==> flow/design.v (excerpt) <==
module DSP(A,B,C,D,CARRYIN,M,P,CARRYOUT,CARRYOUTF,CLK,OPMODE,
CEA,CEB,CEC,CED,CECARRYIN,CEM,CEP,CEOPMODE,
RSTA,RSTB,RSTC,RSTD,RSTCARRYIN,RSTM,RSTP,RSTOPMODE,
BCOUT,PCIN,PCOUT);
export LEC_CHECK = 0
export ABC_AREA = 1
export CAP_MARGIN = 15
export CORE_ASPECT_RATIO = 0.98
export CORE_MARGIN = 2
export CORE_UTILIZATION = 72
export CTS_CLUSTER_SIZE = 72
export GPL_ROUTABILITY_DRIVEN = 0
export MAX_ROUTING_LAYER = met5
export PLACE_DENSITY_LB_ADDON = 0.27
export SETUP_SLACK_MARGIN = -0.48
export SLEW_MARGIN = 30
export TNS_END_PERCENT = 45
create_clock -name core_clock -period 6.39 [get_ports {CLK}]
run.sh (not shown) runs the stock make flow with config.mk's settings and CLKGATE_MAP_FILE=.
Change:
Settings changed: CAP_MARGIN 15 to 0, CTS_CLUSTER_DIAMETER set to 29, HOLD_SLACK_MARGIN set to -0.1, SETUP_SLACK_MARGIN -0.48 to 1.45.
Clock period 6.39 ns to 5.62 ns, I/O delays scaled along.
The new run stopped in global routing (5_1_grt) with GRT-0232.
Synthesized area stays the same.
Synthesized cell count stays the same.
Die size does not change.
Change:
Settings changed: ABC_AREA 1 to unset, CAP_MARGIN 0 to 20, CORE_ASPECT_RATIO 0.98 to unset, CORE_UTILIZATION 72 to 64, CTS_CLUSTER_DIAMETER 29 to unset, CTS_CLUSTER_SIZE 72 to unset, GPL_ROUTABILITY_DRIVEN 0 to unset, HOLD_SLACK_MARGIN -0.1 to unset, MAX_ROUTING_LAYER met5 to unset, PLACE_DENSITY set to 0.6, PLACE_DENSITY_LB_ADDON 0.27 to unset, SETUP_SLACK_MARGIN 1.45 to unset, SLEW_MARGIN 30 to 20, TNS_END_PERCENT 45 to unset.
Clock period 5.62 ns to 7.26 ns, I/O delays scaled along.
What happened: With this change the flow finished with timing, DRC and antenna clean. Die area grows by 0.77%. Synthesized area shrinks by 10%. Synthesized cell count shrinks by 32%.

* * *

== v20 ==
The RTL this note starts from:
==> flow/design.v <==
module reg_mux(in,out,clk,ce,rst);
parameter WIDTH=18;
parameter PIPELINE=0; 
parameter RESET_TYPE="SYNC";  
input[WIDTH-1:0] in;
input clk,ce,rst;
output reg[WIDTH-1:0] out;
generate
	if(PIPELINE && RESET_TYPE=="SYNC") begin
		always @(posedge clk) begin
			if(rst) begin
				out<=0;
			end
			else if(ce) begin
				out<=in;
			end
		end
	end
endgenerate
generate
	if(PIPELINE && RESET_TYPE=="ASYNC") begin
		always @(posedge clk or posedge rst) begin
			if (rst) begin
				out<=0;
			end
			else if (ce) begin
				out<=in;
			end
		end
	end
endgenerate
generate
	if(PIPELINE==0) begin
		always @(*) begin
			out=in;
		end
	end
endgenerate
endmodule
module DSP(A,B,C,D,CARRYIN,M,P,CARRYOUT,CARRYOUTF,CLK,OPMODE,
CEA,CEB,CEC,CED,CECARRYIN,CEM,CEP,CEOPMODE,
RSTA,RSTB,RSTC,RSTD,RSTCARRYIN,RSTM,RSTP,RSTOPMODE,
BCOUT,PCIN,PCOUT);
input[17:0] A, B, D;
input[47:0] C,PCIN;
input[7:0] OPMODE;
input CARRYIN,CLK,CEA,CEB,CEC,CECARRYIN,CED,CEM,CEP,CEOPMODE;
input RSTA,RSTB,RSTC,RSTD,RSTCARRYIN,RSTM,RSTP,RSTOPMODE;
output wire[35:0] M;
output wire[47:0] P,PCOUT;
output wire[17:0] BCOUT;
output CARRYOUT,CARRYOUTF;
parameter A0REG=0;	 
parameter A1REG=1; 
parameter B0REG=0;
parameter B1REG=1;
parameter CREG=1;
parameter DREG=1;
parameter MREG=1;
parameter PREG=1;
parameter CARRYINREG=1;
parameter CARRYOUTREG=1;
parameter OPMODEREG=1;
parameter CARRYINSEL="OPMODE5";  
parameter B_INPUT="DIRECT";  
parameter RSTTYPE="SYNC";   
wire[7:0] OPMODE_REG;
wire[17:0] D_REG;
reg[17:0] B0_IN;
wire[17:0] B0_REG;
reg[17:0] PRE_RESULT;
wire[17:0] B1_IN;
wire[17:0] B1_REG;
wire[17:0] A0_REG;
wire[17:0] A1_REG;
wire[35:0] Product_Result;
wire[35:0] M_REG;
reg[47:0] X_OUT;
reg[47:0] Z_OUT;
wire[48:0] Post_Result;
wire[47:0] C_REG;
reg Carry_IN;  
wire CIN; 
wire Carry_Out_In;
reg_mux #(.WIDTH(18), .PIPELINE(DREG), .RESET_TYPE(RSTTYPE)) DREG_INST(.in(D), .out(D_REG), .clk(CLK), .ce(CED), .rst(RSTD));
reg_mux #(.WIDTH(18), .PIPELINE(B0REG), .RESET_TYPE(RSTTYPE)) B0REG_INST(.in(B0_IN), .out(B0_REG), .clk(CLK), .ce(CEB), .rst(RSTB));
reg_mux #(.WIDTH(18), .PIPELINE(B1REG), .RESET_TYPE(RSTTYPE)) B1REG_INST(.in(B1_IN), .out(B1_REG), .clk(CLK), .ce(CEB), .rst(RSTB));
reg_mux #(.WIDTH(18), .PIPELINE(A0REG), .RESET_TYPE(RSTTYPE)) A0REG_INST(.in(A), .out(A0_REG), .clk(CLK), .ce(CEA), .rst(RSTA));
reg_mux #(.WIDTH(18), .PIPELINE(A1REG), .RESET_TYPE(RSTTYPE)) A1REG_INST(.in(A0_REG), .out(A1_REG), .clk(CLK), .ce(CEA), .rst(RSTA));
reg_mux #(.WIDTH(48), .PIPELINE(CREG), .RESET_TYPE(RSTTYPE)) CREG_INST(.in(C), .out(C_REG), .clk(CLK), .ce(CEC), .rst(RSTC));
reg_mux #(.WIDTH(36), .PIPELINE(MREG), .RESET_TYPE(RSTTYPE)) MREG_INST(.in(Product_Result), .out(M_REG), .clk(CLK), .ce(CEM), .rst(RSTM));
reg_mux #(.WIDTH(1), .PIPELINE(CARRYINREG), .RESET_TYPE(RSTTYPE)) CYIREG_INST(.in(Carry_IN), .out(CIN), .clk(CLK), .ce(CECARRYIN), .rst(RSTCARRYIN));
reg_mux #(.WIDTH(8), .PIPELINE(OPMODEREG), .RESET_TYPE(RSTTYPE)) OPMODEREG_INST(.in(OPMODE), .out(OPMODE_REG), .clk(CLK), .ce(CEOPMODE), .rst(RSTOPMODE));
reg_mux #(.WIDTH(1), .PIPELINE(CARRYOUTREG), .RESET_TYPE(RSTTYPE)) CYOREG_INST(.in(Carry_Out_In), .out(CARRYOUT), .clk(CLK), .ce(CECARRYIN), .rst(RSTCARRYIN));
reg_mux #(.WIDTH(48), .PIPELINE(PREG), .RESET_TYPE(RSTTYPE)) PREG_INST(.in(Post_Result), .out(P), .clk(CLK), .ce(CEP), .rst(RSTP));
always @(*) begin
	case(B_INPUT)
		"DIRECT": B0_IN=B;
		"CASCADE": B0_IN=BCOUT;
		default: B0_IN=0;
	endcase
end
always @(*) begin
	if(OPMODE_REG[6])
		PRE_RESULT= D_REG - B0_REG;	
	else
		PRE_RESULT= D_REG + B0_REG;
end
assign B1_IN=(OPMODE_REG[4])? PRE_RESULT: B0_REG;
assign Product_Result=B1_REG * A1_REG;
assign M=M_REG;
always @(*) begin
	case(CARRYINSEL)
		"CARRYIN": Carry_IN=CARRYIN;
		"OPMODE5": Carry_IN=OPMODE_REG[5];
		default: Carry_IN=0;
	endcase
end
always @(*) begin
	case({ OPMODE_REG[3], OPMODE_REG[2]})
		0: Z_OUT=0;
		1: Z_OUT=PCIN;
		2: Z_OUT=P;
		3: Z_OUT=C_REG;
	endcase
end
always @(*) begin
	case( {OPMODE_REG[1], OPMODE_REG[0]})
		0: X_OUT=0;
		1: X_OUT={ {13{M_REG[35]}} , M_REG[34:0] };  
 		2: X_OUT=P;
		3: X_OUT={D_REG[11:0], A1_REG, B1_REG};    
	endcase
end
assign Post_Result= ( OPMODE_REG[7] )? (Z_OUT-(X_OUT+CIN)) : (Z_OUT+X_OUT+CIN) ;
assign Carry_Out_In=Post_Result[48];
assign BCOUT= B1_REG;
assign CARRYOUTF= CARRYOUT;
assign PCOUT=P;
endmodule
make LEC_CHECK=0 ABC_AREA=1 CAP_MARGIN=15 CORE_ASPECT_RATIO=0.98 CORE_MARGIN=2 CORE_UTILIZATION=72 CTS_CLUSTER_DIAMETER=350 CTS_CLUSTER_SIZE=72 GPL_ROUTABILITY_DRIVEN=0 HOLD_SLACK_MARGIN=-0.1 MAX_ROUTING_LAYER=met5 PLACE_DENSITY_LB_ADDON=0.27 SETUP_SLACK_MARGIN=1.45 SLEW_MARGIN=0 TNS_END_PERCENT=5 finish   # period 5.62 ns
v20 did not finish; a tool error ended it in global routing (5_1_grt).
Edits applied to the flow inputs when going from v20 to v59:
Settings: CAP_MARGIN changed from 15 to 5; GPL_ROUTABILITY_DRIVEN removed (was 0); SLEW_MARGIN changed from 0 to 20; ABC_AREA removed (was 1); SETUP_SLACK_MARGIN removed (was 1.45); HOLD_SLACK_MARGIN removed (was -0.1); CORE_ASPECT_RATIO removed (was 0.98); CTS_CLUSTER_DIAMETER removed (was 350); MAX_ROUTING_LAYER removed (was met5); PLACE_DENSITY_LB_ADDON removed (was 0.27); CTS_CLUSTER_SIZE changed from 72 to 15; TNS_END_PERCENT removed (was 5); the clock period (ns, I/O delays scaled along) changed from 5.62 to 6.48.
[summary]
STATUS run=v59 STAGES=ALL_DONE FINAL_CHECKS=FAILED CAUSE=negative setup slack. In the reports for v59 and v20, the smaller number of cell rows belongs to v59. Diff v20..v59 | number of placed I/O pins | unchanged. Higher post-CTS setup buffer count among v59 and v20: v20. In the tables for v59 and v20, mapped cell area reads higher with v20. HPWL reported at the end of detailed placement on v59 is ahead of v20.
#### Input delta (v51 over v59)
Settings: changing CORE_UTILIZATION from 72 to 68; changing CTS_CLUSTER_SIZE from 15 to 86; changing CAP_MARGIN from 5 to 20; setting SETUP_SLACK_MARGIN to 0.13 for the first time; changing the clock period (ns, I/O delays scaled along) from 6.48 to 5.9.
==> comparison <==
Across both runs, worst slack after detailed placement was lower for v51 than for v59. Status: v51 FAILED at global routing (5_1_grt) (tool error). Compared with v59, chip width in v51 increased by a few percent. From v59 to v51 the numbers moved as follows: AND-OR/OR-AND share of the synthesized area now sits at about the same level, effective utilization at floorplan now sits lower.
Input changes introduced in v48 (baseline for comparison: v51):
Settings: a change of CAP_MARGIN from 20 to 5; an added HOLD_SLACK_MARGIN of -0.09; an added MAX_ROUTING_LAYER of met4; an added CTS_CLUSTER_DIAMETER of 29; a change of SETUP_SLACK_MARGIN from 0.13 to 0.73.
==> results <==
v48: it failed with a tool error in global routing (5_1_grt), so there are no final results. Taking v51 as the reference point, the number of gates given a new drive strength after cts of v48 rises by about 10%. Changes observed in v48 relative to v51: placement-stage cell area did not really move, count of placed standard cells including taps decreased by 22 relative to the old numbers, worst-case setup slack after placement rose by 210 ps.
Modified inputs, v54 compared to v48
Settings: SETUP_SLACK_MARGIN no longer set, was 0.73; CTS_CLUSTER_SIZE no longer set, was 86; HOLD_SLACK_MARGIN no longer set, was -0.09; PLACE_DENSITY now 0.6, previously not set; CAP_MARGIN now 20, was 5; MAX_ROUTING_LAYER no longer set, was met4; CTS_CLUSTER_DIAMETER no longer set, was 29; ABC_AREA now 1, previously not set; the clock period (ns, I/O delays scaled along) now 8.01, was 5.9.
==> comparison <==
Of v48 and v54, only v48 never reached the final stage.
In the flow results for v54 and v48, the synthesized cell count is larger on v54.
NOTE synthesized area per cell v48->v54 decreased by more than 10%
v54 gives less fraction of the yosys area taken by sequential cells than v48 did.
Relative to v48, number of buffers added for setup after CTS has gone down in v54.
Diff v54..v48 | floorplan utilization | negligible
Compared with v48, in v54 chip area in the Yosys report has increased, number of instances resized during post-cts repair lost 117.
